## top
module top(
    input logic     clk, 
    input logic     SW, 
    input logic     BOOT, 
    input logic [63:0] seed,
    output logic    _48b, 
    output logic    _45a
);
    logic [7:0] read_data;
    logic [5:0] pixel;
    logic newframe; 
    logic [23:0] shift_reg;  
    logic load_sreg;
    logic transmit_pixel;
    logic shift; 
    logic ws2812b_out;
    logic [63:0] pixel_control;
    logic [63:0] next_pixel_control;  
    logic [5:0] pixel_index;  
    logic [1:0] flipper;  
    values u1 (
        .clk         (clk), 
        .rst_n       (SW),  
        .newframe    (newframe), 
        .pixel        (pixel),
        .seed        (seed),
        .read_data     (read_data),
        .debug_grid  ()
    );
    ws2812b u4 (  
        .clk            (clk), 
        .rst_n          (SW),
        .serial_in      (shift_reg[23]),  
        .transmit       (transmit_pixel),  
        .ws2812b_out    (ws2812b_out), 
        .shift          (shift)
    );
    controller u5 (
        .clk            (clk), 
  ...
For scale: ~140 flip-flops, roughly 26000 um2 of cells after synthesis.
export LEC_CHECK = 0
export CAP_MARGIN = 20
export CELL_PAD_IN_SITES_DETAIL_PLACEMENT = 0
export CELL_PAD_IN_SITES_GLOBAL_PLACEMENT = 1
export CORE_ASPECT_RATIO = 0.5
export CORE_MARGIN = 2
export CORE_UTILIZATION = 52
export CTS_CLUSTER_DIAMETER = 205
export CTS_CLUSTER_SIZE = 96
export GPL_ROUTABILITY_DRIVEN = 0
export GPL_TIMING_DRIVEN = 1
export HOLD_SLACK_MARGIN = 0.3
export MIN_ROUTING_LAYER = met1
export SETUP_SLACK_MARGIN = -0.58
export SLEW_MARGIN = 0
export TNS_END_PERCENT = 20
create_clock -name core_clock -period 6.04 [get_ports {clk}]
run.sh (not shown) runs the stock make flow with config.mk's settings and CLKGATE_MAP_FILE=.
==> next run, changes <==
--- a/flow/config.mk
+++ b/flow/config.mk
@@ -8,11 +8,9 @@
 export CAP_MARGIN = 20
 export CELL_PAD_IN_SITES_DETAIL_PLACEMENT = 0
-export CELL_PAD_IN_SITES_GLOBAL_PLACEMENT = 1
 export CORE_ASPECT_RATIO = 0.5
 export CORE_MARGIN = 2
-export CORE_UTILIZATION = 52
+export CORE_UTILIZATION = 62
 export CTS_CLUSTER_DIAMETER = 205
 export CTS_CLUSTER_SIZE = 96
-export GPL_ROUTABILITY_DRIVEN = 0
 export GPL_TIMING_DRIVEN = 1
 export HOLD_SLACK_MARGIN = 0.3
Routed wire length came out lower by a few percent.
Sequential share of layout area hardly moves.
Non-clock buffer count drops by 1.
Die area came out lower by about a fifth.
Synthesized area does not change.
Setup slack improved by 0.059 ns.
==> next run, changes <==
--- a/flow/config.mk
+++ b/flow/config.mk
@@ -8,13 +8,15 @@
 export CAP_MARGIN = 20
 export CELL_PAD_IN_SITES_DETAIL_PLACEMENT = 0
+export CELL_PAD_IN_SITES_GLOBAL_PLACEMENT = 1
 export CORE_ASPECT_RATIO = 0.5
-export CORE_MARGIN = 2
-export CORE_UTILIZATION = 62
+export CORE_MARGIN = 8
+export CORE_UTILIZATION = 52
 export CTS_CLUSTER_DIAMETER = 205
 export CTS_CLUSTER_SIZE = 96
+export GPL_ROUTABILITY_DRIVEN = 0
 export GPL_TIMING_DRIVEN = 1
 export HOLD_SLACK_MARGIN = 0.3
 export MIN_ROUTING_LAYER = met1
-export SETUP_SLACK_MARGIN = -0.58
+export PLACE_DENSITY = 0.35
 export SLEW_MARGIN = 0
 export TNS_END_PERCENT = 20
=> The new run passed the timing, DRC and antenna checks; utilization goes down by 11 points; synthesized cell count does not change; cell area is higher by 0.62%; clock-buffer cell count grows by 1; fmax shrinks by 2.1%; non-clock buffer count went up by 1; via count decreases by 1.8%; worst setup slack gets worse by 0.12 ns; first-iteration DRC count is lower by 17%; global-route usage drops by 6.3 points.


The RTL this note starts from:
==> flow/design.v <==
module values (
    input logic       clk,
    input logic       rst_n,       
    input logic       newframe,   
    input logic [5:0] pixel,       
    input logic [63:0] seed,       
    output logic [7:0] read_data,
    output logic [63:0] debug_grid  
);
    logic [63:0] current_state;
    logic [63:0] next_state;
    logic [31:0] frame_counter;    
    logic update_frame;            
    always_ff @(posedge clk) begin
        if (!rst_n) begin
            current_state <= seed;   
        end else if (newframe) begin
            current_state <= next_state;
        end
    end
    assign debug_grid = current_state;
always_comb begin 
    integer x_offset, y_offset;
    logic [5:0] neighbor_count[64];
    next_state = 64'b0;
    if (newframe) begin
        int neighbor_counter;
        logic [2:0] row;
        logic [2:0] col;
        logic is_alive;
        logic becomes_alive;
        for (int i = 0; i < 64; i++) begin
            neighbor_counter = 0;
            row = i / 8;  
            col = i % 8;   
            for (x_offset = -1; x_offset <= 1; x_offset = x_offset + 1) begin
                for (y_offset = -1; y_offset <= 1; y_offset = y_offset + 1) begin
                    if (!(x_offset == 0 && y_offset == 0)) begin
                        logic [5:0] neighbor_index;
                        logic [2:0] new_row, new_col;
                        if ((row + x_offset >= 0) && (row + x_offset < 8) &&
                            (col + y_offset >= 0) && (col + y_offset < 8)) begin
                            new_row = row + x_offset;
                            new_col = col + y_offset;
                            neighbor_index = new_row * 8 + new_col;
                            if (current_state[neighbor_index]) begin
                                neighbor_counter = neighbor_counter + 1;
                            end
                        end
                        else begin
                            neighbor_index =0;
                            new_row = 0;
                            new_col = 0;
                        end
                    end
                end
            end
            is_alive = current_state[i];
            becomes_alive = (is_alive && (neighbor_counter == 2 || neighbor_counter == 3)) ||
                (!is_alive && (neighbor_counter == 3));
            next_state[i] = becomes_alive;
        end
    end
    else begin
        next_state = current_state;  
        x_offset = 0;
        y_offset = 0;
    end
end
always_comb begin
    if (current_state[pixel]) begin
        read_data = 8'hFF;  
    end else begin
        read_data = 8'h00;  
    end
end
endmodule
module ws2812b(
    input logic clk, 
    input logic rst_n,
    input logic serial_in, 
    input logic transmit, 
    output logic ws2812b_out, 
    output logic shift
);
    localparam IDLE = 1'b0;  
    localparam TRANSMITTING = 1'b1;
    localparam T0_CYCLE_COUNT = 4'd5;
    localparam T1_CYCLE_COUNT = 4'd10;
    localparam MAX_CYCLE_COUNT = 4'd15;
    logic state;
    logic [3:0] cycle_count;
    logic bit_being_sent;
    always_ff @(posedge clk) begin
        if (!rst_n) begin
            state <= IDLE;
            cycle_count <= 4'd0;
            bit_being_sent <= 1'b0;
        end else
        unique case (state)
            IDLE:
                if (transmit == 1'b1) begin
                    state <= TRANSMITTING;  
                    cycle_count <= 4'd0;  
                    bit_being_sent <= serial_in;
                end
            TRANSMITTING:  
                if (transmit == 1'b0) begin
                    state <= IDLE;  
                end
                else if (cycle_count == MAX_CYCLE_COUNT - 1) begin  
                    cycle_count <= 4'd0;
                    bit_being_sent <= serial_in;
                end
                else begin
                    cycle_count <= cycle_count + 1;
                end
        endcase
    end
    always_comb begin
        if (state == TRANSMITTING)
            if (bit_being_sent == 1'b0)  
                ws2812b_out = (cycle_count < T0_CYCLE_COUNT);  
            else
                ws2812b_out = (cycle_count < T1_CYCLE_COUNT);  
        else
            ws2812b_out = 1'b0;  
    end
    assign shift = (state == TRANSMITTING) && (cycle_count == 4'd0);  
endmodule
module controller (
    input logic clk, 
    input logic rst_n,
    output logic load_sreg, 
    output logic transmit_pixel, 
    output logic [5:0] pixel, 
    output logic newframe
);
    localparam TRANSMIT_FRAME       = 1'b0;
    localparam IDLE                 = 1'b1;
    localparam [2:0] READ_CH_VALS   = 3'b001;
    localparam [2:0] LOAD_SREG      = 3'b010;
    localparam [2:0] TRANSMIT_PIXEL = 3'b100;
    localparam [8:0] TRANSMIT_CYCLES    = 9'd360;        
    localparam [19:0] IDLE_CYCLES       = 20'd3600;      
    logic state;
    logic next_state;
    logic [2:0] transmit_phase;
    logic [2:0] next_transmit_phase;
    logic [5:0] pixel_counter;
    logic [5:0] frame_counter;  
    logic [8:0] transmit_counter;
    logic [19:0] idle_counter;
    logic transmit_pixel_done;
    logic idle_done;
    assign transmit_pixel_done = (transmit_counter == TRANSMIT_CYCLES - 1);
    assign idle_done = (idle_counter == IDLE_CYCLES - 1);
    always_ff @(posedge clk) begin
        if (!rst_n) begin
            state <= TRANSMIT_FRAME;
            transmit_phase <= READ_CH_VALS;
        end else begin
            state <= next_state;
            transmit_phase <= next_transmit_phase;
        end
    end
    always_comb begin
        next_state = 1'bx;
        unique case (state)
            TRANSMIT_FRAME:
                if ((pixel_counter == 6'd0) && (transmit_pixel_done))
                    next_state = IDLE;
                else
                    next_state = TRANSMIT_FRAME;
            IDLE:
                if (idle_done)
                    next_state = TRANSMIT_FRAME;
                else
                    next_state = IDLE;
        endcase
    end
    always_comb begin
        next_transmit_phase = READ_CH_VALS;
        if (state == TRANSMIT_FRAME) begin
            case (transmit_phase)
                READ_CH_VALS:
                    next_transmit_phase = LOAD_SREG;
                LOAD_SREG:
                    next_transmit_phase = TRANSMIT_PIXEL;
                TRANSMIT_PIXEL:
                    next_transmit_phase = transmit_pixel_done ? READ_CH_VALS : TRANSMIT_PIXEL;
            endcase
        end
    end
    always_ff @(posedge clk) begin
        if (!rst_n) begin
            pixel_counter <= 6'd63;
        end else if ((state == TRANSMIT_FRAME) && transmit_pixel_done) begin
            pixel_counter <= pixel_counter - 1;
        end
    end
    always_ff @(posedge clk) begin
        if (!rst_n) begin
            newframe <= 1'b0;
            frame_counter <= 6'd0;
        end else if (idle_done) begin
            if (frame_counter == 6'd1) begin
                newframe <= 1'b1;
                frame_counter <= 6'd0;
            end else begin
                newframe <= 1'b0;
                frame_counter <= frame_counter + 6'd1;
            end
        end else begin
            newframe <= 1'b0;
        end
    end
    always_ff @(posedge clk) begin
        if (!rst_n) begin
            transmit_counter <= 9'd0;
        end else if (transmit_phase == TRANSMIT_PIXEL) begin
            transmit_counter <= transmit_counter + 1;
        end
        else begin
            transmit_counter <= 9'd0;
        end
    end
    always_ff @(posedge clk) begin
        if (!rst_n) begin
            idle_counter <= 20'd0;
        end else if (state == IDLE) begin
            idle_counter <= idle_counter + 1;
        end
        else begin
            idle_counter <= 20'd0;
        end
    end
    assign pixel = pixel_counter;
    assign load_sreg = (transmit_phase == LOAD_SREG);
    assign transmit_pixel = (transmit_phase == TRANSMIT_PIXEL);
endmodule
module top(
    input logic     clk, 
    input logic     SW, 
    input logic     BOOT, 
    input logic [63:0] seed,
    output logic    _48b, 
    output logic    _45a
);
    logic [7:0] read_data;
    logic [5:0] pixel;
    logic newframe; 
    logic [23:0] shift_reg;  
    logic load_sreg;
    logic transmit_pixel;
    logic shift; 
    logic ws2812b_out;
    logic [63:0] pixel_control;
    logic [63:0] next_pixel_control;  
    logic [5:0] pixel_index;  
    logic [1:0] flipper;  
    values u1 (
        .clk         (clk), 
        .rst_n       (SW),  
        .newframe    (newframe), 
        .pixel        (pixel),
        .seed        (seed),
        .read_data     (read_data),
        .debug_grid  ()
    );
    ws2812b u4 (  
        .clk            (clk), 
        .rst_n          (SW),
        .serial_in      (shift_reg[23]),  
        .transmit       (transmit_pixel),  
        .ws2812b_out    (ws2812b_out), 
        .shift          (shift)
    );
    controller u5 (
        .clk            (clk), 
        .rst_n          (SW),
        .load_sreg      (load_sreg), 
        .transmit_pixel (transmit_pixel), 
        .pixel          (pixel),  
        .newframe          (newframe)  
    );
    always_ff @(posedge clk) begin
        if (!SW) begin
            flipper = 2'b00;
            shift_reg <= 24'd0;
        end else begin
        if(newframe) begin
            flipper = flipper + 1;
            if (flipper == 2'b11) begin
                flipper = 2'b00;
            end
        end
        if (load_sreg) begin  
            unique case (flipper)
                2'b00:
                    shift_reg <= { read_data, 16'd0 };
                2'b01:
                    shift_reg <= { 8'd0, read_data, 8'd0 };
                2'b10:
                    shift_reg <= { 16'd0, read_data };
                2'b11:  
                    shift_reg <= { 16'd0, read_data };
            endcase
        end
        else if (shift) begin
            shift_reg <= { shift_reg[22:0], 1'b0 }; 
        end
        end
    end
    assign _48b = ws2812b_out;  
    assign _45a = ~ws2812b_out;  
endmodule
==> flow/config.mk <==
export PLATFORM = sky130hd
export DESIGN_NAME = top
export DESIGN_NICKNAME = top
export VERILOG_FILES = /design/flow/design.v
export SDC_FILE = /design/flow/constraint.sdc
export NUM_CORES = 4
export LEC_CHECK = 0
export CAP_MARGIN = 20
export CELL_PAD_IN_SITES_DETAIL_PLACEMENT = 0
export CORE_ASPECT_RATIO = 1.56
export CORE_MARGIN = 2
export CORE_UTILIZATION = 69
export CTS_CLUSTER_SIZE = 29
export GPL_TIMING_DRIVEN = 1
export MIN_ROUTING_LAYER = met1
export PLACE_DENSITY_LB_ADDON = 0.25
export SETUP_SLACK_MARGIN = 0.98
export SLEW_MARGIN = 35
==> flow/constraint.sdc <==
create_clock -name core_clock -period 5.24 [get_ports {clk}]
set_input_delay 1.0480 -clock core_clock [delete_from_list [all_inputs] [get_ports {clk}]]
set_output_delay 1.0480 -clock core_clock [all_outputs]
set_load 0.01 [all_outputs]
The starting point stopped in global routing (5_1_grt), error GRT-0232.
Change:
- CORE_UTILIZATION: 69 -> 72
- CTS_CLUSTER_DIAMETER: unset -> 205
- CTS_CLUSTER_SIZE: 29 -> 96
- PLACE_DENSITY_LB_ADDON: 0.25 -> unset
- SETUP_SLACK_MARGIN: 0.98 -> -0.58
- SLEW_MARGIN: 35 -> 0
- TNS_END_PERCENT: unset -> 20
- clock period: 5.24 -> 6.04 ns (I/O delays scaled with it)
=> This time the run completed with no timing, DRC or antenna violations. Synthesized cell count is unchanged. Area after synthesis does not change. Die size went down by 4.1%.
